the previous run:
## badicecream
module badicecream(input         Clk,                 
                             Reset,               
                             frame_clk,           
                input [10:0]   DrawX, DrawY ,    
				input [15:0]   keycode,				  
               	output logic is_BI	,			 
				output logic [10:0] BI_X, BI_Y,
				input logic up_wall, down_wall , left_wall, right_wall,
				output logic [10:0] BI_X_Pos, BI_Y_Pos,
				output logic [5:0] BI_BlkX_Pos, BI_BlkY_Pos
              );
Size: about 940 cells after synthesis, roughly 68 flip-flops, roughly 100 I/O pins, about 6400 µm² of cells after synthesis.
export LEC_CHECK = 0
export ABC_AREA = 1
export CAP_MARGIN = 20
export CORE_MARGIN = 2
export CORE_UTILIZATION = 72
export CTS_CLUSTER_DIAMETER = 391
export PLACE_DENSITY = 0.4
export SETUP_SLACK_MARGIN = -0.39
export SLEW_MARGIN = 20
create_clock -name core_clock -period 4.01 [get_ports {Clk}]
run.sh (not shown) runs the stock make flow with config.mk's settings and CLKGATE_MAP_FILE=.
Stage in which a tool error killed the previous run: 3_5_place_dp.
Input-level comparison between the current run and the previous run:
- a deleted CTS_CLUSTER_DIAMETER that had been 391
- a deleted ABC_AREA that had been 1
- a deleted PLACE_DENSITY that had been 0.4
- a change of CORE_UTILIZATION from 72 to 28
- a change of SETUP_SLACK_MARGIN from -0.39 to 0.2
- a change of the clock period (ns, I/O delays scaled along) from 4.01 to 8.15
Results
- The current run ran to completion and came out clean on the timing, DRC and antenna checks.
- Compared with the previous run, in the current run mux share of post-synthesis cell area +3.3 points; floorplan die width grew by 52 µm; mean post-synth cell area shows an increase of about 20%; number of distinct standard cells referenced by the synthesized netlist went up.
- Yosys-reported design area after synthesis (lower): the current run
- Lower synthesized cell count among the current run and the previous run: the current run
- Total cells reported by yosys after synthesis, the current run vs the previous run: down by more than 10%
- Comparing the current run and the previous run, area of the chip is lower on the previous run.
- Summary of the comparison: share of synthesized cell area in and, or, nand and nor gates is lower in the current run, relative to the previous run.
- Compared the previous run against the current run; count of input and output buffers within noise.

========
## before
Starting RTL as in the previous note.
==> flow/design.v (excerpt) <==
module badicecream(input         Clk,                 
                             Reset,               
                             frame_clk,           
                input [10:0]   DrawX, DrawY ,    
				input [15:0]   keycode,				  
               	output logic is_BI	,			 
				output logic [10:0] BI_X, BI_Y,
				input logic up_wall, down_wall , left_wall, right_wall,
				output logic [10:0] BI_X_Pos, BI_Y_Pos,
				output logic [5:0] BI_BlkX_Pos, BI_BlkY_Pos
              );
Settings: LEC_CHECK=0, CAP_MARGIN=20, CORE_MARGIN=2, CORE_UTILIZATION=63, CTS_CLUSTER_SIZE=10, SLEW_MARGIN=40; clock period 11.9 ns.
Relative to before, the following input files were edited for after:
Settings: CORE_UTILIZATION changed from 63 to 40; CTS_CLUSTER_SIZE removed (was 10).
==> comparison <==
- [compare] base=before new=after: worst ir drop on vdd lost 0.010 mV, arrival time of data at the critical path endpoint neither gained nor lost much.
- Any difference in maximum achievable frequency between before and after is small enough to ignore.
- Compared with before, after shows a lower relative slew slack.
- On final standard cell area without fillers, the lower figure sits with before, not after.
- after vs. before: number of non-filler instances in the completed layout increased by 5.7% relative to the old numbers; total cells reported by yosys after synthesis closely matched the old numbers.

========
Starting RTL as in the previous note.
export LEC_CHECK = 0
export CAP_MARGIN = 20
export CORE_MARGIN = 2
export CORE_UTILIZATION = 46
export CTS_CLUSTER_DIAMETER = 210
export CTS_CLUSTER_SIZE = 100
export MAX_ROUTING_LAYER = met5
export PLACE_DENSITY = 0.91
export SLEW_MARGIN = 20
export TNS_END_PERCENT = 15
create_clock -name core_clock -period 9.0 [get_ports {Clk}]
The first run finished clean.
Next try:
Settings changed: ABC_AREA from default to 1, CORE_UTILIZATION 46 to 72, CTS_CLUSTER_DIAMETER 210 to default, MAX_ROUTING_LAYER met5 to default, PLACE_DENSITY 0.91 to default, SETUP_SLACK_MARGIN from default to 0.2, TNS_END_PERCENT 15 to default.
Clock period 9.0 ns to 6.28 ns, I/O delays scaled along.
=> The changed run failed in 4_1_cts, error DPL-0038; die area went down by a quarter to a third; synthesized area rises by a few percent; synthesized cell count went up by a quarter to a third.
Next try:
Settings changed: ABC_AREA 1 to default, CORE_UTILIZATION 72 to 52, CTS_CLUSTER_SIZE 100 to default.
Clock period 6.28 ns to 5.91 ns, I/O delays scaled along.
- The changed run finished but fails on negative setup slack
- area after synthesis came out lower by a few percent
- die size came out higher by a quarter to a third
- synthesized cell count came out lower by about a fifth

========
build 16:
badicecream again, from the RTL that the note above started with.
Design badicecream, start of the top module:
module badicecream(input         Clk,                 
                             Reset,               
                             frame_clk,           
                input [10:0]   DrawX, DrawY ,    
				input [15:0]   keycode,				  
               	output logic is_BI	,			 
				output logic [10:0] BI_X, BI_Y,
				input logic up_wall, down_wall , left_wall, right_wall,
				output logic [10:0] BI_X_Pos, BI_Y_Pos,
				output logic [5:0] BI_BlkX_Pos, BI_BlkY_Pos
              );
clock: 5.39 ns
lec_check: 0
abc_area: 1
cap_margin: 20
core_aspect_ratio: 1.05
core_margin: 2
core_utilization: 72
cts_cluster_diameter: 349
max_routing_layer: met5
place_density_lb_addon: 0.11
setup_slack_margin: 1.56
slew_margin: 20
tns_end_percent: 15
Build 16 did not finish; a tool error ended it in clock tree synthesis (4_1_cts).
> inputs changed (build 16 -> build 21)
==> flow/config.mk <==
export PLATFORM = sky130hd
export DESIGN_NAME = badicecream
export DESIGN_NICKNAME = badicecream
export VERILOG_FILES = /design/flow/design.v
export SDC_FILE = /design/flow/constraint.sdc
export NUM_CORES = 4
export LEC_CHECK = 0
export CAP_MARGIN = 20
export CORE_MARGIN = 2
export CORE_UTILIZATION = 64
export SLEW_MARGIN = 20
==> flow/constraint.sdc <==
create_clock -name core_clock -period 5.69 [get_ports {Clk}]
set_input_delay 1.1380 -clock core_clock [delete_from_list [all_inputs] [get_ports {Clk}]]
set_output_delay 1.1380 -clock core_clock [all_outputs]
set_load 0.01 [all_outputs]
## What came out
- Core area for build 21: 5.0% up relative to build 16
- Compared with build 16, in build 21 post-synthesis cell count went down, pre-CTS worst setup slack went down.
- Between build 16 and build 21, the sequential share of the synthesized area is lower for build 16.
- Build 21 vs build 16: vertical die size up in build 21
- global routing (5_1_grt): build 21 exited with error
diff inputs: build 21 => build 82
-- flow/config.mk --
<<< build 21, line 8
export CAP_MARGIN = 20
export CORE_MARGIN = 2
export CORE_UTILIZATION = 64
export SLEW_MARGIN = 20
>>> build 82, line 8
export CAP_MARGIN = 20
export CORE_MARGIN = 2
export CORE_UTILIZATION = 40
export SETUP_SLACK_MARGIN = 0.2
export SLEW_MARGIN = 20
==> flow/constraint.sdc <==
create_clock -name core_clock -period 8.0 [get_ports {Clk}]
set_input_delay 1.6000 -clock core_clock [delete_from_list [all_inputs] [get_ports {Clk}]]
set_output_delay 1.6000 -clock core_clock [all_outputs]
set_load 0.01 [all_outputs]
## What came out
Diff build 21..build 82 | count of mapped cells out of synthesis | unchanged. Build 82 reports a lower post-CTS setup buffer count than build 21 does. Comparing build 21 against build 82, there is no change at all in synthesized area per cell. Build 82 against build 21: synthesized-area fraction occupied by adder cells flat, floorplan die area up 57%, post-placement cell count up 11. The flow did not stop early for build 82: all stages ran, and the layout cleared the timing, DRC and antenna checks. Going from build 21 to build 82, area of the core region now sits higher, post-cts sizing count now sits lower, height of the die now sits higher.
Here is what was changed in the inputs of build 29 compared with build 82.
==> flow/config.mk <==
export PLATFORM = sky130hd
export DESIGN_NAME = badicecream
export DESIGN_NICKNAME = badicecream
export VERILOG_FILES = /design/flow/design.v
export SDC_FILE = /design/flow/constraint.sdc
export NUM_CORES = 4
export LEC_CHECK = 0
export ABC_AREA = 1
export CAP_MARGIN = 20
export CORE_ASPECT_RATIO = 0.5
export CORE_MARGIN = 4
export CORE_UTILIZATION = 56
export CTS_CLUSTER_DIAMETER = 253
export CTS_CLUSTER_SIZE = 99
export SETUP_SLACK_MARGIN = 0.2
export SLEW_MARGIN = 20
export TNS_END_PERCENT = 10
Notes after the runs:
Diff build 82 -> build 29: reported leakage power climbed about 3.6%, number of instances in the placed design +14%, detailed-route wire length moved up. In summary, build 29 completed successfully, with a layout that passed the timing, DRC and antenna checks.
Power is estimated from default activity; no workload was simulated.
